==> v24: inputs <==
==> flow/design.v (excerpt) <==
module datapath (clk, writenum, readnum, write, datapath_in, vsel, loada, loadb, loadc, shift, asel, bsel, ALUop, loads, Z_out, datapath_out);
clock: 4.8 ns
lec_check: 0
abc_area: 0
cap_margin: 20
cell_pad_in_sites_detail_placement: 1
cell_pad_in_sites_global_placement: 2
core_aspect_ratio: 0.66
core_margin: 2
core_utilization: 61
gpl_timing_driven: 0
max_routing_layer: met4
place_density_lb_addon: 0.02
slew_margin: 30
run.sh (not shown) runs the stock make flow with config.mk's settings and CLKGATE_MAP_FILE=.
==> v32: changes against v24 <==
ABC_AREA = default   (was 0)
CELL_PAD_IN_SITES_DETAIL_PLACEMENT = default   (was 1)
CELL_PAD_IN_SITES_GLOBAL_PLACEMENT = default   (was 2)
CORE_ASPECT_RATIO = default   (was 0.66)
CORE_UTILIZATION = 68   (was 61)
GPL_TIMING_DRIVEN = default   (was 0)
MAX_ROUTING_LAYER = default   (was met4)
PLACE_DENSITY_LB_ADDON = default   (was 0.02)
SETUP_SLACK_MARGIN = -0.29   (was default)
SLEW_MARGIN = 20   (was 30)
==> flow/constraint.sdc (replaced) <==
create_clock -name core_clock -period 4.37 [get_ports {clk}]
set_input_delay 0.8740 -clock core_clock [delete_from_list [all_inputs] [get_ports {clk}]]
set_output_delay 0.8740 -clock core_clock [all_outputs]
set_load 0.01 [all_outputs]
==> v5: changes against v24 <==
ABC_AREA = 1   (was 0)
CELL_PAD_IN_SITES_DETAIL_PLACEMENT = default   (was 1)
CELL_PAD_IN_SITES_GLOBAL_PLACEMENT = default   (was 2)
CORE_ASPECT_RATIO = default   (was 0.66)
CORE_UTILIZATION = 65   (was 61)
CTS_CLUSTER_SIZE = 85   (was default)
GPL_TIMING_DRIVEN = default   (was 0)
MAX_ROUTING_LAYER = default   (was met4)
PLACE_DENSITY_LB_ADDON = default   (was 0.02)
SETUP_SLACK_MARGIN = -0.09   (was default)
SLEW_MARGIN = 20   (was 30)
==> flow/constraint.sdc (replaced) <==
create_clock -name core_clock -period 2.94 [get_ports {clk}]
set_input_delay 0.5880 -clock core_clock [delete_from_list [all_inputs] [get_ports {clk}]]
set_output_delay 0.5880 -clock core_clock [all_outputs]
set_load 0.01 [all_outputs]
==> results <==
| quantity | v5 | v24 | v32 |
|---|---|---|---|
| Fp util | 66.9% | 62.4% | 69.4% |
| Cells after synthesis | 966 | 664 | 664 |
| Result of the run | failed layout checks | did not finish | did not finish |
| Stage where the flow stopped | - | global placement (3_3_place_gp) | clock tree synthesis (4_1_cts) |
| Violated checks | setup timing | - | - |
| Most instantiated library cell after synthesis | nor2_1 | edfxtp_1 | edfxtp_1 |
| Area of the core | 14000 um^2 | 14700 um^2 | 13200 um^2 |
| DP Worst Slack | -0.856 ns | - | -1.22 ns |
| Total placed cells including tap cells | 1312 | - | 994 |
| Port-buffer cells | 51 | - | 51 |
| Die Y | 124 um | 104 um | 120 um |
| Placed cell areas | 11100 um^2 | - | 10800 um^2 |
| Area share of the largest cell type after synthesis | 56.8% | 57.8% | 57.8% |
| Synth Area in Adders | 4.30% | 4.49% | 4.49% |
| Cell total in the yosys stat output | 966 | 664 | 664 |
| Post-synthesis cell area | 9360 um^2 | 9190 um^2 | 9190 um^2 |
| Row count | 43 | 36 | 42 |
| Tally of unique sky130hd cells used after synthesis | 45 | 68 | 68 |
| Avg Cell Area, Syn | 9.69 um^2 | 13.8 um^2 | 13.8 um^2 |
| Detailed placement HPWL | 19700 um | - | 17700 um |
| Synthesized net count | 1032 | 730 | 730 |
| Post-synth area from yosys stat | 9360 um^2 | 9190 um^2 | 9190 um^2 |
| Die Area | 15400 um^2 | 16100 um^2 | 14500 um^2 |
| AND/OR/NAND/NOR Cells, Area Fraction | 19.1% | 9.22% | 9.22% |
| Die Span X | 124 um | 155 um | 120 um |
| Fraction of synthesized area in multiplexers | 1.92% | 15.3% | 15.3% |

==> inputs of pepper <==
datapath again, from the RTL that the note above started with.
clock: 2.94 ns
lec_check: 0
cap_margin: 0
core_margin: 2
core_utilization: 67
cts_cluster_size: 51
hold_slack_margin: 0.28
setup_slack_margin: 0.86
slew_margin: 0
tns_end_percent: 5
==> sierra (differences from pepper) <==
- ABC_AREA: unset -> 1
- CAP_MARGIN: 0 -> 20
- CORE_UTILIZATION: 67 -> 72
- CTS_CLUSTER_SIZE: 51 -> unset
- HOLD_SLACK_MARGIN: 0.28 -> unset
- PLACE_DENSITY: unset -> 0.4
- SETUP_SLACK_MARGIN: 0.86 -> unset
- SLEW_MARGIN: 0 -> 20
==> flow/constraint.sdc (replaced) <==
create_clock -name core_clock -period 2.93 [get_ports {clk}]
set_input_delay 0.5860 -clock core_clock [delete_from_list [all_inputs] [get_ports {clk}]]
set_output_delay 0.5860 -clock core_clock [all_outputs]
set_load 0.01 [all_outputs]
==> juniper (differences from pepper) <==
- CAP_MARGIN: 0 -> 20
- CORE_UTILIZATION: 67 -> 40
- CTS_CLUSTER_SIZE: 51 -> unset
- HOLD_SLACK_MARGIN: 0.28 -> unset
- SETUP_SLACK_MARGIN: 0.86 -> unset
- SLEW_MARGIN: 0 -> 20
- TNS_END_PERCENT: 5 -> unset
==> flow/constraint.sdc (replaced) <==
create_clock -name core_clock -period 5.5 [get_ports {clk}]
set_input_delay 1.1000 -clock core_clock [delete_from_list [all_inputs] [get_ports {clk}]]
set_output_delay 1.1000 -clock core_clock [all_outputs]
set_load 0.01 [all_outputs]
==> qor summary <==
quantity	juniper	pepper	sierra
Sequential group share of total power	46.1%	40.4%	-
Register area	0.00532 sq mm	0.00532 sq mm	-
Buffers plus inverters on the worst setup path	4	2	-
Cell seen most often among critical-path stages	sky130_fd_sc_hd__buf_4	sky130_fd_sc_hd__or4_4	-
Final Worst Setup Slack	0.259 ns	-2.51 ns	-
Remaining max-slew budget at the tightest pin	32.5%	31.4%	-
Post-layout utilization of the core	49.7%	91.2%	-
Mux share	15.3%	15.3%	1.92%
Tally of OpenROAD warnings	39	45	-
Buffer count excluding the clock tree in the final layout	136	236	-
Later-pin clock latency in the skew report	0.42 ns	0.46 ns	-
Power, Total	3.47 mW	7.51 mW	-
Wire length per cell after detailed routing	20.6 um	37.8 um	-
Proportion of total power due to net switching	25.0%	30.3%	-
Total Negative Setup Slacks	0 ns	-18.62 ns	-
Run status	complete, no violations	finished with violations	did not finish
Last stage reached	-	-	global routing
Reasons for failing layout checks	-	setup timing	-
Routed wire length	22.3 mm	40.7 mm	-
Placed cells	1050	1030	1284
Endpoint with the worst hold slack	REGFILE.R[7][3]	REGFILE.R[4][2]	-
Post-synthesis instance area	0.00919 sq mm	0.00919 sq mm	0.00936 sq mm
Die span in y	156 um	121 um	118 um
Cell kind with the greatest summed area	flip-flops and latches	flip-flops and latches	-
Classification of the worst-slack hold path	register to register	register to register	-
Starting density of the core	40.7%	69.1%	73.9%
Worst R2R Setup Slack	0.83 ns	-2.51 ns	-
Power figures rest on the tool's default switching activity, not on a simulated workload.
